== job 7023 ==
==> flow/design.v (excerpt) <==
module attitude_estimation(
    input clk,
    input reset,
    output SCLK,
    output MOSI,
    input  MISO_G,
    output SS_G,
    input  MISO_A,
    output SS_A,
    output [15:0] gyro_x,
    output [15:0] gyro_y,
    output [15:0] accl_x,
    output [15:0] accl_y,
    output [15:0] accl_z
    );
==> flow/config.mk <==
export PLATFORM = sky130hd
export DESIGN_NAME = attitude_estimation
export DESIGN_NICKNAME = attitude_estimation
export VERILOG_FILES = /design/flow/design.v
export SDC_FILE = /design/flow/constraint.sdc
export NUM_CORES = 4
export LEC_CHECK = 0
export CAP_MARGIN = 20
export CELL_PAD_IN_SITES_GLOBAL_PLACEMENT = 2
export CORE_ASPECT_RATIO = 0.95
export CORE_MARGIN = 7
export CORE_UTILIZATION = 65
export CTS_CLUSTER_DIAMETER = 21
export CTS_CLUSTER_SIZE = 31
export GPL_ROUTABILITY_DRIVEN = 0
export GPL_TIMING_DRIVEN = 1
export HOLD_SLACK_MARGIN = 0.22
export MIN_ROUTING_LAYER = met2
export PLACE_DENSITY_LB_ADDON = 0.0
export SETUP_SLACK_MARGIN = 2.77
export SLEW_MARGIN = 35
==> flow/constraint.sdc <==
create_clock -name core_clock -period 16.0 [get_ports {clk}]
set_input_delay 3.2000 -clock core_clock [delete_from_list [all_inputs] [get_ports {clk}]]
set_output_delay 3.2000 -clock core_clock [all_outputs]
set_load 0.01 [all_outputs]
run.sh (not shown) runs the stock make flow with config.mk's settings and CLKGATE_MAP_FILE=.
Job 7023 did not finish: a tool error stopped it during global placement without I/O.
Edits applied to the flow inputs when going from job 7023 to job 5166:
- swapping 0.95 for 1.21 in CORE_ASPECT_RATIO
- clearing SETUP_SLACK_MARGIN, which used to be 2.77
- swapping 0 for 1 in GPL_ROUTABILITY_DRIVEN
- clearing HOLD_SLACK_MARGIN, which used to be 0.22
- swapping 35 for 20 in SLEW_MARGIN
- swapping 31 for 12 in CTS_CLUSTER_SIZE
- clearing CELL_PAD_IN_SITES_GLOBAL_PLACEMENT, which used to be 2
- swapping 7 for 2 in CORE_MARGIN
- clearing CTS_CLUSTER_DIAMETER, which used to be 21
### Flow results
Job 5166 completed end to end with timing, DRC and antenna clean.
As far as share of flip-flops with an asynchronous set or reset after synthesis goes, job 5166 and job 7023 are indistinguishable; the numbers are identical.
In the tables for job 5166 and job 7023, overall die width reads higher with job 7023.
As far as number of instances in the synthesized netlist goes, job 5166 and job 7023 are indistinguishable; the numbers are identical.
As far as adder and majority cell fraction of the synthesized area goes, job 5166 and job 7023 are indistinguishable; the numbers are identical.
Count of library flops with an enable pin of job 5166 is on par with job 7023.
Job 5166 vs. job 7023: total core area moved up; effective utilization at floorplan has decreased; area of the die shrank by 5200 sq um; site row count has increased.
Number of synthesized register bits delta (job 5166 -> job 7023): insignificant
The following lists how job 6137 was set up differently from job 5166:
- GPL_TIMING_DRIVEN no longer set, was 1
- CORE_ASPECT_RATIO no longer set, was 1.21
- MIN_ROUTING_LAYER no longer set, was met2
- GPL_ROUTABILITY_DRIVEN no longer set, was 1
- CTS_CLUSTER_SIZE no longer set, was 12
- PLACE_DENSITY_LB_ADDON no longer set, was 0.0
- MAX_ROUTING_LAYER now met4, previously not set
- the clock period (ns, I/O delays scaled along) now 10.8, was 16.0
Layout checks on job 6137: not met. Flow itself completed; violations: negative setup slack.
Compared with job 5166, job 6137 shows a higher final cell count.
Delta (job 6137 minus job 5166): design area +about 19%; die area was more or less identical; post-placement cell area went up 5000 sq um; critical path depth decreased about 3.7%; number of DRC markers in iteration 0 decreased 4915.
Summary of job 6137 over job 5166: routed length on met1 went up by 47 mm; post-layout period usage of the worst path picked up an extra 15 points; number of buffers other than clock buffers in the final layout shows an increase of 651.

* * *

umber:
attitude_estimation again, from the RTL that the note above started with.
Settings: LEC_CHECK=0, ABC_AREA=0, CAP_MARGIN=10, CELL_PAD_IN_SITES_DETAIL_PLACEMENT=0, CORE_ASPECT_RATIO=1.52, CORE_MARGIN=6, CORE_UTILIZATION=37, CTS_CLUSTER_SIZE=23, GPL_ROUTABILITY_DRIVEN=1, GPL_TIMING_DRIVEN=1, HOLD_SLACK_MARGIN=0.22, MAX_ROUTING_LAYER=met5, MIN_ROUTING_LAYER=met2, SETUP_SLACK_MARGIN=0.46, SLEW_MARGIN=20, TNS_END_PERCENT=15; clock period 10.2 ns.
umber: all stages done; final checks FAILED (negative setup slack).
## Diff of input files: tundra against umber
==> flow/config.mk <==
export PLATFORM = sky130hd
export DESIGN_NAME = attitude_estimation
export DESIGN_NICKNAME = attitude_estimation
export VERILOG_FILES = /design/flow/design.v
export SDC_FILE = /design/flow/constraint.sdc
export NUM_CORES = 4
export LEC_CHECK = 0
export ABC_AREA = 0
export CAP_MARGIN = 20
export CORE_MARGIN = 2
export CORE_UTILIZATION = 58
export GPL_ROUTABILITY_DRIVEN = 1
export GPL_TIMING_DRIVEN = 1
export MAX_ROUTING_LAYER = met4
export SLEW_MARGIN = 20
export TNS_END_PERCENT = 40
Findings:
Nothing crashed in tundra and all stages finished; the problem is that the final layout failed, the offending checks being negative setup slack.
The lower count of clock-net buffers in the final layout came out of umber.
Uppermost metal layer occupied by signal nets: met5 -> umber, met4 -> tundra
On number of vias in the routed layout: tundra sits below umber.
| wire length of the first global-routing pass | tundra vs umber | better |
Summary — worst hold slack, tundra relative to umber: higher, by 36 ps.
tundra against umber: power dropped 6.8%; total of endpoints with negative setup slack in the final report dropped about 37%; sequential share of cell area stayed essentially flat.
--- input diff tundra..onyx ---
==> flow/config.mk <==
export PLATFORM = sky130hd
export DESIGN_NAME = attitude_estimation
export DESIGN_NICKNAME = attitude_estimation
export VERILOG_FILES = /design/flow/design.v
export SDC_FILE = /design/flow/constraint.sdc
export NUM_CORES = 4
export LEC_CHECK = 0
export CAP_MARGIN = 20
export CORE_MARGIN = 2
export CORE_UTILIZATION = 40
export SLEW_MARGIN = 20
==> flow/constraint.sdc <==
create_clock -name core_clock -period 16.0 [get_ports {clk}]
set_input_delay 3.2000 -clock core_clock [delete_from_list [all_inputs] [get_ports {clk}]]
set_output_delay 3.2000 -clock core_clock [all_outputs]
set_load 0.01 [all_outputs]
- In tundra the implementation ran to completion but is not tape-out ready, as the final checks report negative setup slack.
- Every stage of the flow completed for onyx, and the final layout passed the timing, design-rule and antenna checks.
- Inverter count: onyx vs tundra — no meaningful difference
- Delta (onyx minus tundra): maximum number of pins on one net before global-route repair lower; total grt overflow roughly the same; area added between synthesis and finish lower; met1 track demand over resource in global routing lower; wire length of the first global-routing pass lower.
- Measured against each other, tundra and onyx differ in share of power burned in the clock network, the higher figure coming from onyx.
- Comparing tundra and onyx, final non-filler cell area is higher on tundra.
- The die used by onyx is larger than the one used by tundra.
- Proportion of power drawn by combinational gates: onyx vs tundra, no meaningful difference
Modified inputs, nickel compared to onyx
==> flow/constraint.sdc <==
create_clock -name core_clock -period 25.0 [get_ports {clk}]
set_input_delay 5.0000 -clock core_clock [delete_from_list [all_inputs] [get_ports {clk}]]
set_output_delay 5.0000 -clock core_clock [all_outputs]
set_load 0.01 [all_outputs]
==> comparison <==
In summary, nickel completed successfully, with a layout that passed the timing, design-rule and antenna checks.
The relative slew slack of nickel and that of onyx are within noise of each other.
onyx → nickel: count of clock-buffer cells in the layout went down by 8.1%, routing usage on met2 was more or less identical, sequential power share went up by 1.1 points, CTS buffer count went down by 1.

* * *

Setup of lane 1:
attitude_estimation again, from the RTL that the note above started with.
Design attitude_estimation, start of the top module:
module attitude_estimation(
    input clk,
    input reset,
    output SCLK,
    output MOSI,
    input  MISO_G,
    output SS_G,
    input  MISO_A,
    output SS_A,
    output [15:0] gyro_x,
    output [15:0] gyro_y,
    output [15:0] accl_x,
    output [15:0] accl_y,
    output [15:0] accl_z
    );
make LEC_CHECK=0 CAP_MARGIN=20 CELL_PAD_IN_SITES_GLOBAL_PLACEMENT=2 CORE_ASPECT_RATIO=1.21 CORE_MARGIN=2 CORE_UTILIZATION=65 CTS_CLUSTER_DIAMETER=215 CTS_CLUSTER_SIZE=31 GPL_ROUTABILITY_DRIVEN=0 GPL_TIMING_DRIVEN=1 HOLD_SLACK_MARGIN=0.22 MIN_ROUTING_LAYER=met2 PLACE_DENSITY_LB_ADDON=0.0 SETUP_SLACK_MARGIN=2.77 SLEW_MARGIN=20 finish   # period 16.0 ns
In the summary table, lane 1 is marked failed, with error FLW-0024 raised in global placement without I/O (3_1_place_gp_skip_io).
For lane 2, these inputs were changed with respect to lane 1:
- clearing CORE_ASPECT_RATIO, which used to be 1.21
- clearing CELL_PAD_IN_SITES_GLOBAL_PLACEMENT, which used to be 2
- clearing HOLD_SLACK_MARGIN, which used to be 0.22
- swapping 65 for 72 in CORE_UTILIZATION
- clearing CTS_CLUSTER_SIZE, which used to be 31
- clearing GPL_TIMING_DRIVEN, which used to be 1
- swapping 2.77 for 3.19 in SETUP_SLACK_MARGIN
- putting MAX_ROUTING_LAYER at met4 where nothing was set
- clearing MIN_ROUTING_LAYER, which used to be met2
- clearing CTS_CLUSTER_DIAMETER, which used to be 215
- clearing GPL_ROUTABILITY_DRIVEN, which used to be 0
- swapping 16.0 for 10.8 in the clock period (ns, I/O delays scaled along)
==> results <==
Flow for lane 2 halted at global routing (5_1_grt), error code GRT-0232. Chip area from the yosys synthesis statistics delta (lane 1 -> lane 2): insignificant. Lane 1 → lane 2: die outline area fell by 6100 µm², placeable core region shows a reduction of about 10%.
### lane 2 -> lane 3
- SETUP_SLACK_MARGIN no longer set, was 3.19
- CAP_MARGIN now 15, was 20
- MAX_ROUTING_LAYER no longer set, was met4
- PLACE_DENSITY_LB_ADDON no longer set, was 0.0
- PLACE_DENSITY now 0.36, previously not set
[summary]
Not one of lane 2 and lane 3 finished clean.
Lane 2 failed in global routing (5_1_grt) with GRT-0232.
Lane 3: flow complete, layout not clean; failing: negative setup slack
Lane 3 vs lane 2 — final RePlAce weighted congestion dropped slightly
Lane 2 → lane 3: worst slack at placement has increased; synthesized-area fraction occupied by adder cells saw little to no change; total cells reported by yosys after synthesis ~0 delta; estimated wirelength of the detail-placed design shows a reduction of about 8%.
Looking at placed instance area, lane 3 sits 1300 µm² below lane 2.
Placeable core region came out exactly the same in lane 2 and lane 3.
Compared lane 3 against lane 2; floorplan die height within noise.
diff inputs: lane 3 => lane 4
- a change of CAP_MARGIN from 15 to 20
- a deleted PLACE_DENSITY that had been 0.36
- a change of CORE_UTILIZATION from 72 to 10
- a change of the clock period (ns, I/O delays scaled along) from 10.8 to 22.1
Findings:
- Ran to the end and failed final checks on negative setup slack: lane 3.
- Lane 4 was carried through to the last stage, and its layout satisfied the timing, design-rule and antenna checks.
- The power of lane 4 is lower than that of lane 3.
- For the worst setup slack, lane 4 came in 9640 ps higher than lane 3 did.
- Changes observed in lane 4 relative to lane 3: static leakage power decreased by 15% relative to the old numbers; maximum frequency decreased by about 12% relative to the old numbers; number of buffers created by CTS increased by about 4% relative to the old numbers.

* * *

Starting RTL as in the previous note.
make LEC_CHECK=0 CAP_MARGIN=20 CORE_MARGIN=2 CORE_UTILIZATION=72 SETUP_SLACK_MARGIN=1.36 SLEW_MARGIN=20 finish   # period 5.42 ns
The starting point failed in clock tree synthesis (4_1_cts), error DPL-0038.
Then changed:
CTS_CLUSTER_DIAMETER = 291   (was default)
MAX_ROUTING_LAYER = met4   (was default)
PLACE_DENSITY = 0.66   (was default)
SETUP_SLACK_MARGIN = default   (was 1.36)
clock period = 10.8 ns   (was 5.42 ns; I/O delays follow)
Now the flow completed and failed the layout checks on capacitance limit, slew limit, setup timing.
Area after synthesis stays the same.
Die size does not change.
Synthesized cell count is unchanged.
Then changed:
CTS_CLUSTER_DIAMETER = default   (was 291)
CTS_CLUSTER_SIZE = 51   (was default)
MAX_ROUTING_LAYER = default   (was met4)
PLACE_DENSITY = 0.35   (was 0.66)
SETUP_SLACK_MARGIN = 1.36   (was default)
clock period = 5.3 ns   (was 10.8 ns; I/O delays follow)
Effect:
- The new run died in clock tree synthesis (4_1_cts) (DPL-0038)
- synthesized cell count is unchanged
- area after synthesis does not change
- die size stays the same
Then changed:
CORE_UTILIZATION = 70   (was 72)
CTS_CLUSTER_SIZE = default   (was 51)
PLACE_DENSITY = default   (was 0.35)
PLACE_DENSITY_LB_ADDON = 0.0   (was default)
SETUP_SLACK_MARGIN = default   (was 1.36)
clock period = 11.0 ns   (was 5.3 ns; I/O delays follow)
Outcome: The new run ran to the end with violations: setup timing. Area after synthesis does not change. Die area grows by a few percent. Synthesized cell count does not change.
Then changed:
ABC_AREA = 1   (was default)
CTS_CLUSTER_DIAMETER = 206   (was default)
PLACE_DENSITY_LB_ADDON = 0.01   (was 0.0)
clock period = 10.9 ns   (was 11.0 ns; I/O delays follow)
=> Now the flow passed the timing, design-rule and antenna checks; clock power came out higher by 8.1%; worst setup slack is better by 1300 ps; design area came out lower by 6.7%; worst hold slack is worse by 29 ps; maximum frequency came out higher by 13%; area after synthesis came out higher by 7.5%; wire length came out lower by 8.3%; critical path depth stays the same; total power came out higher by 28%; first-iteration DRC count came out lower by 12%; non-clock buffer count came out lower by 598.
Then changed:
CORE_UTILIZATION = 72   (was 70)
CTS_CLUSTER_DIAMETER = 384   (was 206)
PLACE_DENSITY_LB_ADDON = default   (was 0.01)
SETUP_SLACK_MARGIN = 0.76   (was default)
clock period = 6.19 ns   (was 10.9 ns; I/O delays follow)
Now the flow never finished: it broke off in clock tree synthesis (4_1_cts), error DPL-0038.
Area after synthesis stays the same.
Die area came out lower by a few percent.
Synthesized cell count is unchanged.

* * *

Starting RTL as in the previous note.
## attitude_estimation
module attitude_estimation(
    input clk,
    input reset,
    output SCLK,
    output MOSI,
    input  MISO_G,
    output SS_G,
    input  MISO_A,
    output SS_A,
    output [15:0] gyro_x,
    output [15:0] gyro_y,
    output [15:0] accl_x,
    output [15:0] accl_y,
    output [15:0] accl_z
    );
clock: 12.0 ns
lec_check: 0
cap_margin: 20
cell_pad_in_sites_detail_placement: 1
cell_pad_in_sites_global_placement: 1
core_margin: 2
core_utilization: 40
gpl_routability_driven: 0
place_density: 0.87
slew_margin: 20
tns_end_percent: 80
The first run produced a layout that fails on negative setup slack.
Rerun with:
==> flow/config.mk (replaced) <==
export PLATFORM = sky130hd
export DESIGN_NAME = attitude_estimation
export DESIGN_NICKNAME = attitude_estimation
export VERILOG_FILES = /design/flow/design.v
export SDC_FILE = /design/flow/constraint.sdc
export NUM_CORES = 4
export LEC_CHECK = 0
export CAP_MARGIN = 20
export CORE_MARGIN = 2
export CORE_UTILIZATION = 65
export GPL_ROUTABILITY_DRIVEN = 0
export GPL_TIMING_DRIVEN = 1
export HOLD_SLACK_MARGIN = 0.1
export SLEW_MARGIN = 20
==> flow/constraint.sdc (replaced) <==
create_clock -name core_clock -period 16.0 [get_ports {clk}]
set_input_delay 3.2000 -clock core_clock [delete_from_list [all_inputs] [get_ports {clk}]]
set_output_delay 3.2000 -clock core_clock [all_outputs]
set_load 0.01 [all_outputs]
Result: This time the run completed without violations. Global-route usage grows by 2.0 points. Via count shrinks by 14%. Sequential power shrinks by 25%. Clock power shrinks by 38%.
Rerun with:
--- a/flow/config.mk
+++ b/flow/config.mk
@@ -7,8 +7,8 @@
 export LEC_CHECK = 0
 export CAP_MARGIN = 20
+export CELL_PAD_IN_SITES_GLOBAL_PLACEMENT = 1
 export CORE_MARGIN = 2
-export CORE_UTILIZATION = 65
+export CORE_UTILIZATION = 40
 export GPL_ROUTABILITY_DRIVEN = 0
-export GPL_TIMING_DRIVEN = 1
-export HOLD_SLACK_MARGIN = 0.1
+export PLACE_DENSITY_LB_ADDON = 0.24
 export SLEW_MARGIN = 20
=>
- The new run went through all stages and came out clean
- total power increases by 1.9%
- design area grows by 1.7%
- global-route usage goes down by 7.7 points
Rerun with:
--- a/flow/config.mk
+++ b/flow/config.mk
@@ -7,8 +7,5 @@
 export LEC_CHECK = 0
 export CAP_MARGIN = 20
-export CELL_PAD_IN_SITES_GLOBAL_PLACEMENT = 1
 export CORE_MARGIN = 2
-export CORE_UTILIZATION = 40
-export GPL_ROUTABILITY_DRIVEN = 0
-export PLACE_DENSITY_LB_ADDON = 0.24
+export CORE_UTILIZATION = 26
 export SLEW_MARGIN = 20
==> flow/constraint.sdc (replaced) <==
create_clock -name core_clock -period 14.6 [get_ports {clk}]
set_input_delay 2.9200 -clock core_clock [delete_from_list [all_inputs] [get_ports {clk}]]
set_output_delay 2.9200 -clock core_clock [all_outputs]
set_load 0.01 [all_outputs]
Outcome:
- power went up by 6.2%
- clock-buffer cell count went down by 9
- final area went up by 2.1%
- setup slack got worse by 0.61 ns
- sequential share of layout area went down by 0.21 points
- global-route usage went down by 7.2 points
- sequential power went up by 9.4%
- routed wire length went down by 2.8%
No activity file was given, so power comes from the tool's default toggle rates.
